==> build 4: inputs <==
Design eth_rx, start of the top module:
module eth_rx (
    input wire i_clk,
    input wire i_reset,
    input wire [31:0] i_xver_rx_data,
    output logic [31:0] m00_axis_tdata,
    output logic [3:0] m00_axis_tkeep,
    output logic m00_axis_tvalid,
    output logic m00_axis_tlast,
    output logic m00_axis_tuser
);
Settings: LEC_CHECK=0, ABC_AREA=1, CAP_MARGIN=35, CELL_PAD_IN_SITES_DETAIL_PLACEMENT=1, CELL_PAD_IN_SITES_GLOBAL_PLACEMENT=1, CORE_ASPECT_RATIO=0.81, CORE_MARGIN=2, CORE_UTILIZATION=56, CTS_CLUSTER_DIAMETER=215, GPL_TIMING_DRIVEN=1, MAX_ROUTING_LAYER=met4, SLEW_MARGIN=20; clock period 6.5 ns.
run.sh (not shown) runs the stock make flow with config.mk's settings and CLKGATE_MAP_FILE=.
==> trial 38: changes against build 4 <==
- ABC_AREA: 1 -> unset
- CAP_MARGIN: 35 -> 20
- CELL_PAD_IN_SITES_DETAIL_PLACEMENT: 1 -> 0
- CELL_PAD_IN_SITES_GLOBAL_PLACEMENT: 1 -> unset
- CORE_ASPECT_RATIO: 0.81 -> unset
- CORE_UTILIZATION: 56 -> 72
- CTS_CLUSTER_DIAMETER: 215 -> 350
- CTS_CLUSTER_SIZE: unset -> 20
- PLACE_DENSITY: unset -> 0.64
==> flow/constraint.sdc (replaced) <==
create_clock -name core_clock -period 5.33 [get_ports {i_clk}]
set_input_delay 1.0660 -clock core_clock [delete_from_list [all_inputs] [get_ports {i_clk}]]
set_output_delay 1.0660 -clock core_clock [all_outputs]
set_load 0.01 [all_outputs]
==> build 80: changes against build 4 <==
- CAP_MARGIN: 35 -> 20
- CELL_PAD_IN_SITES_DETAIL_PLACEMENT: 1 -> 0
- CELL_PAD_IN_SITES_GLOBAL_PLACEMENT: 1 -> unset
- CORE_ASPECT_RATIO: 0.81 -> unset
- CORE_UTILIZATION: 56 -> 58
- CTS_CLUSTER_DIAMETER: 215 -> unset
- CTS_CLUSTER_SIZE: unset -> 100
- HOLD_SLACK_MARGIN: unset -> 0.25
- MAX_ROUTING_LAYER: met4 -> unset
- PLACE_DENSITY_LB_ADDON: unset -> 0.06
- SETUP_SLACK_MARGIN: unset -> 1.54
==> flow/constraint.sdc (replaced) <==
create_clock -name core_clock -period 5.2 [get_ports {i_clk}]
set_input_delay 1.0400 -clock core_clock [delete_from_list [all_inputs] [get_ports {i_clk}]]
set_output_delay 1.0400 -clock core_clock [all_outputs]
set_load 0.01 [all_outputs]
==> results <==
- Design area: build 80 is larger than trial 38 (about 7%).
- Non-clock buffer count: trial 38 is higher than build 80 (44).
- Build 4 ended with an error in global routing (5_1_grt). Build 80 went through all stages and came out clean. Trial 38 produced a layout that fails on setup timing.
- Of build 80 and trial 38, trial 38 has the higher synthesized area (gap 2.3%, measured against trial 38).
- In build 80 the cell count is larger than in trial 38, by 29%.
- In sequential cell count, build 80 and trial 38 do not differ.
- Against trial 38, the clock power of build 80 is higher by 81%.
- Sequential power: build 80 is larger than trial 38 (about 4%).
==> figures <==
Reg-to-reg setup timing slack: build 4 -; trial 38 -0.23 ns; build 80 0.75 ns
Hold Crit Start: build 4 -; trial 38 u_lock_state.state[4]; build 80 u_lock_state.state[4]
Actual transition at the worst max-transition pin: build 4 -; trial 38 1.306 ns; build 80 1.154 ns
Post-detail-place hpwl: build 4 138900 um; trial 38 106700 um; build 80 127400 um
Detailed-routed wire length on met2: build 4 -; trial 38 60890 um; build 80 66600 um
Setup clock skew after layout: build 4 -; trial 38 0.04364 ns; build 80 0.02883 ns
Data required time at the worst endpoint: build 4 -; trial 38 5.82 ns; build 80 5.77 ns
Run status: build 4 stopped before the end; trial 38 failed layout checks; build 80 complete, no violations
Stage where the flow stopped: build 4 global routing (5_1_grt); trial 38 -; build 80 -
Reasons for failing layout checks: build 4 -; trial 38 setup timing; build 80 -
Routed via count divided by cell count: build 4 -; trial 38 7.337; build 80 6.610
CP max stage delay: build 4 -; trial 38 0.49 ns; build 80 0.36 ns
Overall routed net length: build 4 -; trial 38 147200 um; build 80 176100 um
Worst slack on hold paths: build 4 -; trial 38 0.4661 ns; build 80 0.4087 ns
Combinational gate area: build 4 -; trial 38 0.02712 mm2; build 80 0.02657 mm2
Fraction of standard cell area that is sequential: build 4 -; trial 38 20.99%; build 80 19.82%
Area of the synthesized netlist per yosys stat: build 4 0.03598 mm2; trial 38 0.03682 mm2; build 80 0.03598 mm2
P_clk: build 4 -; trial 38 2.01 mW; build 80 3.63 mW

---

==> trial 58 <==
Starting RTL as in the previous note.
// eth_rx
module eth_rx (
    input wire i_clk,
    input wire i_reset,
    input wire [31:0] i_xver_rx_data,
    output logic [31:0] m00_axis_tdata,
    output logic [3:0] m00_axis_tkeep,
    output logic m00_axis_tvalid,
    output logic m00_axis_tlast,
    output logic m00_axis_tuser
);
make LEC_CHECK=0 CAP_MARGIN=0 CELL_PAD_IN_SITES_DETAIL_PLACEMENT=2 CORE_MARGIN=7 CORE_UTILIZATION=51 GPL_ROUTABILITY_DRIVEN=0 GPL_TIMING_DRIVEN=1 MAX_ROUTING_LAYER=met5 MIN_ROUTING_LAYER=met2 PLACE_DENSITY=0.52 SETUP_SLACK_MARGIN=1.4 SLEW_MARGIN=20 TNS_END_PERCENT=70 finish   # period 5.96 ns
==> inputs of trial 53, as changes to trial 58 <==
ABC_AREA = 1   (was default)
CAP_MARGIN = 10   (was 0)
CELL_PAD_IN_SITES_DETAIL_PLACEMENT = default   (was 2)
CORE_MARGIN = 2   (was 7)
CORE_UTILIZATION = 72   (was 51)
CTS_CLUSTER_DIAMETER = 138   (was default)
CTS_CLUSTER_SIZE = 53   (was default)
GPL_ROUTABILITY_DRIVEN = default   (was 0)
GPL_TIMING_DRIVEN = default   (was 1)
MAX_ROUTING_LAYER = default   (was met5)
MIN_ROUTING_LAYER = default   (was met2)
PLACE_DENSITY = 0.63   (was 0.52)
SETUP_SLACK_MARGIN = default   (was 1.4)
TNS_END_PERCENT = default   (was 70)
==> flow/constraint.sdc (replaced) <==
create_clock -name core_clock -period 3.56 [get_ports {i_clk}]
set_input_delay 0.7120 -clock core_clock [delete_from_list [all_inputs] [get_ports {i_clk}]]
set_output_delay 0.7120 -clock core_clock [all_outputs]
set_load 0.01 [all_outputs]
==> inputs of build 22, as changes to trial 58 <==
CAP_MARGIN = 20   (was 0)
CELL_PAD_IN_SITES_DETAIL_PLACEMENT = 0   (was 2)
CORE_MARGIN = 2   (was 7)
CORE_UTILIZATION = 47   (was 51)
GPL_ROUTABILITY_DRIVEN = default   (was 0)
HOLD_SLACK_MARGIN = 0.25   (was default)
MAX_ROUTING_LAYER = default   (was met5)
MIN_ROUTING_LAYER = default   (was met2)
PLACE_DENSITY = default   (was 0.52)
PLACE_DENSITY_LB_ADDON = 0.06   (was default)
SETUP_SLACK_MARGIN = default   (was 1.4)
TNS_END_PERCENT = default   (was 70)
==> flow/constraint.sdc (replaced) <==
create_clock -name core_clock -period 5.76 [get_ports {i_clk}]
set_input_delay 1.1520 -clock core_clock [delete_from_list [all_inputs] [get_ports {i_clk}]]
set_output_delay 1.1520 -clock core_clock [all_outputs]
set_load 0.01 [all_outputs]
==> inputs of trial 52, as changes to trial 58 <==
CAP_MARGIN = 20   (was 0)
CELL_PAD_IN_SITES_DETAIL_PLACEMENT = default   (was 2)
CORE_MARGIN = 2   (was 7)
CORE_UTILIZATION = 61   (was 51)
GPL_ROUTABILITY_DRIVEN = default   (was 0)
GPL_TIMING_DRIVEN = default   (was 1)
MAX_ROUTING_LAYER = default   (was met5)
MIN_ROUTING_LAYER = default   (was met2)
PLACE_DENSITY = default   (was 0.52)
SETUP_SLACK_MARGIN = 1.32   (was 1.4)
TNS_END_PERCENT = default   (was 70)
==> flow/constraint.sdc (replaced) <==
create_clock -name core_clock -period 4.79 [get_ports {i_clk}]
set_input_delay 0.9580 -clock core_clock [delete_from_list [all_inputs] [get_ports {i_clk}]]
set_output_delay 0.9580 -clock core_clock [all_outputs]
set_load 0.01 [all_outputs]
==> summary of the runs <==
Trial 52 produced a layout that fails on negative setup slack. Trial 58 failed in detailed placement on DPL-0033. Build 22 passed the timing, DRC and antenna checks. Trial 53 failed in global routing on GRT-0116.
In trial 52 the wire length is higher than in build 22, by 8.8%.
Against trial 52, the design area of build 22 is smaller by about 11%.
Between build 22 and trial 52, the lower first-iteration DRC count is in build 22 (gap 23%, measured against trial 52).
In trial 52 the sequential share of layout area is lower than in build 22, by 2.2 points.
Power and IR drop assume default switching activity.
